== job 7733 ==
==> flow/design.v (excerpt) <==
module reflex_core (
    input wire clk,                   
    input wire rst_n,                 
    input wire signed [15:0] z_pos,   
    input wire signed [15:0] z_vel,   
    input wire signed [15:0] kp_gain,
    input wire signed [15:0] kd_gain,
    input wire signed [15:0] vel_threshold,  
    output reg signed [15:0] u_out,   
    output reg guardian_active        
);
clock: 5.22 ns
lec_check: 0
abc_area: 1
cap_margin: 20
cell_pad_in_sites_detail_placement: 1
cell_pad_in_sites_global_placement: 2
core_aspect_ratio: 1.05
core_margin: 3
core_utilization: 40
cts_cluster_size: 25
gpl_routability_driven: 1
max_routing_layer: met4
setup_slack_margin: 0.97
slew_margin: 35
tns_end_percent: 100
run.sh (not shown) runs the stock make flow with config.mk's settings and CLKGATE_MAP_FILE=.
Every stage of job 7733 finished as expected; the final checks, on the other hand, flagged negative setup slack, which means the layout fails.
--- input diff job 7733..job 9378 ---
Settings: clearing CELL_PAD_IN_SITES_DETAIL_PLACEMENT, which used to be 1; clearing SETUP_SLACK_MARGIN, which used to be 0.97; swapping 3 for 2 in CORE_MARGIN; clearing CTS_CLUSTER_SIZE, which used to be 25; clearing ABC_AREA, which used to be 1; swapping 35 for 20 in SLEW_MARGIN; clearing CELL_PAD_IN_SITES_GLOBAL_PLACEMENT, which used to be 2; clearing TNS_END_PERCENT, which used to be 100; clearing CORE_ASPECT_RATIO, which used to be 1.05; clearing MAX_ROUTING_LAYER, which used to be met4; clearing GPL_ROUTABILITY_DRIVEN, which used to be 1; swapping 5.22 for 10.3 in the clock period (ns, I/O delays scaled along).
- Every stage of the flow completed for job 9378, and the final layout passed the timing, DRC and antenna checks.
- Final instance area ended up 0.012 sq mm lower on job 9378 than on job 7733.
- Remaining max-slew budget at the tightest pin, job 9378 and job 7733, lower one = job 9378.
- Depth of the worst register-to-register path in job 9378 is 6 lower than in job 7733
- Share of synthesized cell area in full adder, half adder and majority cells is lower on job 7733
- Lower simple logic cell fraction of the synthesized area among job 9378 and job 7733: job 9378
- Part of the cycle the worst path needs, job 9378 and job 7733: lower on job 9378
- Comparing number of tap instances for job 9378 and job 7733, the bigger number came from job 7733.
- The area added between synthesis and finish reported for job 9378 is smaller than that of job 7733 by 36 points.
### job 9378 -> job 3790
Settings: SETUP_SLACK_MARGIN now 1.58, previously not set; CORE_UTILIZATION now 66, was 40; the clock period (ns, I/O delays scaled along) now 6.47, was 10.3.
## What came out
The flow completed for job 3790, but it is not clean: the layout still shows negative setup slack. On pre-CTS setup slack, job 3790 does worse than job 9378. Comparing job 9378 and job 3790, the higher cell count after placement was measured on job 9378. Looking at worst hold slack across all endpoints, job 3790 sits above job 9378. Going from job 9378 to job 3790, total length of routed wires +about 25%; total die size -about 40%.
Changes in job 6429 relative to job 3790:
Settings: a change of CORE_UTILIZATION from 66 to 72; a change of SETUP_SLACK_MARGIN from 1.58 to -0.39; an added PLACE_DENSITY_LB_ADDON of 0.24.
Findings:
STATUS run=job 6429 STAGES=ALL_DONE FINAL_CHECKS=FAILED CAUSE=negative setup slack. From job 3790 to job 6429 the numbers moved as follows: design area down 0.0023 sq mm, fmax down 1.0%, critical path data required time held steady.
### job 6429 -> job 3769
Settings: removing PLACE_DENSITY_LB_ADDON (formerly 0.24); setting CTS_CLUSTER_SIZE to 99 for the first time; removing SETUP_SLACK_MARGIN (formerly -0.39); changing CORE_UTILIZATION from 72 to 52; changing the clock period (ns, I/O delays scaled along) from 6.47 to 5.93.
==> comparison <==
- The logic depth of the worst setup path including buffers in job 6429 is 1.08 times that in job 3769.
- Worst hold slack up 57 ps in job 3769 wrt job 6429
- Final routed wirelength across all metal layers (higher): job 6429
- Diff job 6429 -> job 3769 | fraction of the cycle the final worst path needs | increase of 3.8 points
- Not one of job 6429 and job 3769 finished clean.
- In job 3769 the implementation ran to completion but is not tape-out ready, as the final checks report negative setup slack.
- Job 3769 reports a lower critical-path maximum fanout than job 6429 does.
- Per the comparison of job 3769 with job 6429, utilization after layout shrank by 20 points; via count lost about 7%.
The inputs of job 2645 differ from those of job 3769 as listed below.
Settings: SETUP_SLACK_MARGIN: unset -> 1.44; CORE_UTILIZATION: 52 -> 64; CTS_CLUSTER_SIZE: 99 -> unset; the clock period (ns, I/O delays scaled along): 5.93 -> 5.43.
==> comparison <==
- Per the comparison of job 2645 with job 3769, post-route worst setup slack down 510 ps; non-clock buffer count up 8.3%.
- On die size: job 2645 sits below job 3769.
- In job 2645 the implementation completed, yet the final layout does not meet the checks, the culprit being negative setup slack.
- Job 2645 ended up with kd_gain[2] as its beginning of the critical path; job 3769 ended up with z_vel[5].


Starting RTL as in the previous note.
export LEC_CHECK = 0
export CAP_MARGIN = 20
export CORE_MARGIN = 2
export CORE_UTILIZATION = 71
export CTS_CLUSTER_SIZE = 34
export HOLD_SLACK_MARGIN = -0.09
export SETUP_SLACK_MARGIN = 1.83
export SLEW_MARGIN = 20
create_clock -name core_clock -period 6.25 [get_ports {clk}]
The starting point did not get past 5_1_grt.
Change:
CORE_UTILIZATION = 72   (was 71)
CTS_CLUSTER_DIAMETER = 354   (was default)
PLACE_DENSITY = 0.37   (was default)
SETUP_SLACK_MARGIN = -0.48   (was 1.83)
clock period = 6.38 ns   (was 6.25 ns; I/O delays follow)
Outcome: With this change the flow ran to the end with violations: negative setup slack; area after synthesis is unchanged; die area came out lower by 1.4%; synthesized cell count stays the same.
Change:
SETUP_SLACK_MARGIN = 1.74   (was -0.48)
SLEW_MARGIN = 35   (was 20)
clock period = 6.07 ns   (was 6.38 ns; I/O delays follow)
Result: This time the run ended with an error in 5_1_grt on GRT-0232. Die size does not change. Synthesized area does not change. Synthesized cell count stays the same.
Change:
CORE_UTILIZATION = 40   (was 72)
CTS_CLUSTER_DIAMETER = default   (was 354)
CTS_CLUSTER_SIZE = default   (was 34)
HOLD_SLACK_MARGIN = default   (was -0.09)
PLACE_DENSITY = default   (was 0.37)
SETUP_SLACK_MARGIN = default   (was 1.74)
SLEW_MARGIN = 20   (was 35)
clock period = 7.78 ns   (was 6.07 ns; I/O delays follow)
With this change the flow ran to the end with no violations.
Die area went up by about 80%.
Area after synthesis does not change.
Synthesized cell count does not change.


reflex_core again, from the RTL that the note above started with.
Settings: LEC_CHECK=0, ABC_AREA=0, CAP_MARGIN=20, CORE_ASPECT_RATIO=0.92, CORE_MARGIN=2, CORE_UTILIZATION=72, CTS_CLUSTER_DIAMETER=233, CTS_CLUSTER_SIZE=51, HOLD_SLACK_MARGIN=0.15, MAX_ROUTING_LAYER=met4, MIN_ROUTING_LAYER=met1, PLACE_DENSITY=0.67, SETUP_SLACK_MARGIN=-0.39, SLEW_MARGIN=20; clock period 6.71 ns.
The starting point finished with setup timing left.
==> next run, changes <==
CORE_ASPECT_RATIO = 1.78   (was 0.92)
CTS_CLUSTER_DIAMETER = 53   (was 233)
CTS_CLUSTER_SIZE = default   (was 51)
PLACE_DENSITY = default   (was 0.67)
PLACE_DENSITY_LB_ADDON = 0.0   (was default)
SETUP_SLACK_MARGIN = 1.3   (was -0.39)
TNS_END_PERCENT = 15   (was default)
clock period = 4.52 ns   (was 6.71 ns; I/O delays follow)
Outcome: The changed run died in 5_1_grt, error GRT-0232; die size stays flat; synthesized cell count is unchanged; synthesized area is unchanged.


== build 78 ==
Starting RTL as in the previous note.
// reflex_core
module reflex_core (
    input wire clk,                   
    input wire rst_n,                 
    input wire signed [15:0] z_pos,   
    input wire signed [15:0] z_vel,   
    input wire signed [15:0] kp_gain,
    input wire signed [15:0] kd_gain,
    input wire signed [15:0] vel_threshold,  
    output reg signed [15:0] u_out,   
    output reg guardian_active        
);
Settings: LEC_CHECK=0, ABC_AREA=1, CAP_MARGIN=20, CORE_MARGIN=2, CORE_UTILIZATION=68, CTS_CLUSTER_SIZE=99, PLACE_DENSITY=0.41, SETUP_SLACK_MARGIN=1.01, SLEW_MARGIN=20, TNS_END_PERCENT=5; clock period 4.32 ns.
Build 78 did not make it past global routing, where a tool error ended it.
Input changes introduced in build 34 (baseline for comparison: build 78):
- a deleted SETUP_SLACK_MARGIN that had been 1.01
- a deleted ABC_AREA that had been 1
- a deleted PLACE_DENSITY that had been 0.41
- a deleted TNS_END_PERCENT that had been 5
- a deleted CTS_CLUSTER_SIZE that had been 99
- a change of CORE_UTILIZATION from 68 to 40
- a change of the clock period (ns, I/O delays scaled along) from 4.32 to 8.0
Results
- No stage failed in build 34, and the final checks on the layout all came back clean.
- Diff build 78 -> build 34: synthesized netlist net count decreased by 771 relative to the old numbers; post-synthesis simple-gate area fraction has decreased.
- Re number of synthesized flops with an enable pin: no difference whatsoever between build 34 and build 78.
- Comparing register share after synthesis for build 78 and build 34, the smaller number came from build 78.
- Number of library cell types mapped by synthesis was higher in the run labelled build 34.
- The lower number of cells in Yosys stat came out of build 34.
- The area fraction in mux cells reported for build 34 is greater than that of build 78 by 0.75 points.
- Relative to build 78, the die size measured on build 34 has increased by more than half.
- Relative to build 78, the chip area in the Yosys report measured on build 34 has decreased by a few percent.
- Going from build 78 to build 34, synthesized area shrinks by 5.7%.
- Between build 78 and build 34, the post-placement worst setup slack is lower for build 78.
Input-level comparison between build 14 and build 34:
- changing SLEW_MARGIN from 20 to 0
- setting PLACE_DENSITY to 0.62 for the first time
- changing CORE_MARGIN from 2 to 8
- setting CTS_CLUSTER_DIAMETER to 214 for the first time
- setting SETUP_SLACK_MARGIN to -0.78 for the first time
- setting CTS_CLUSTER_SIZE to 100 for the first time
- changing CORE_UTILIZATION from 40 to 65
- setting HOLD_SLACK_MARGIN to 0.26 for the first time
- setting TNS_END_PERCENT to 35 for the first time
==> results <==
Going from build 34 to build 14, the post-layout instance count excluding filler cells was found to have gone down by about 9%.
Compared to build 34, build 14 leaves less free space in the core.
Multi-input combinational cell count: build 34 vs build 14 identical
Global routing usage summed across all routing layers delta for build 14 relative to build 34: 7.7 points higher
Compared build 14 vs build 34, and share of cell area taken by multi-input logic gates is up in build 14.
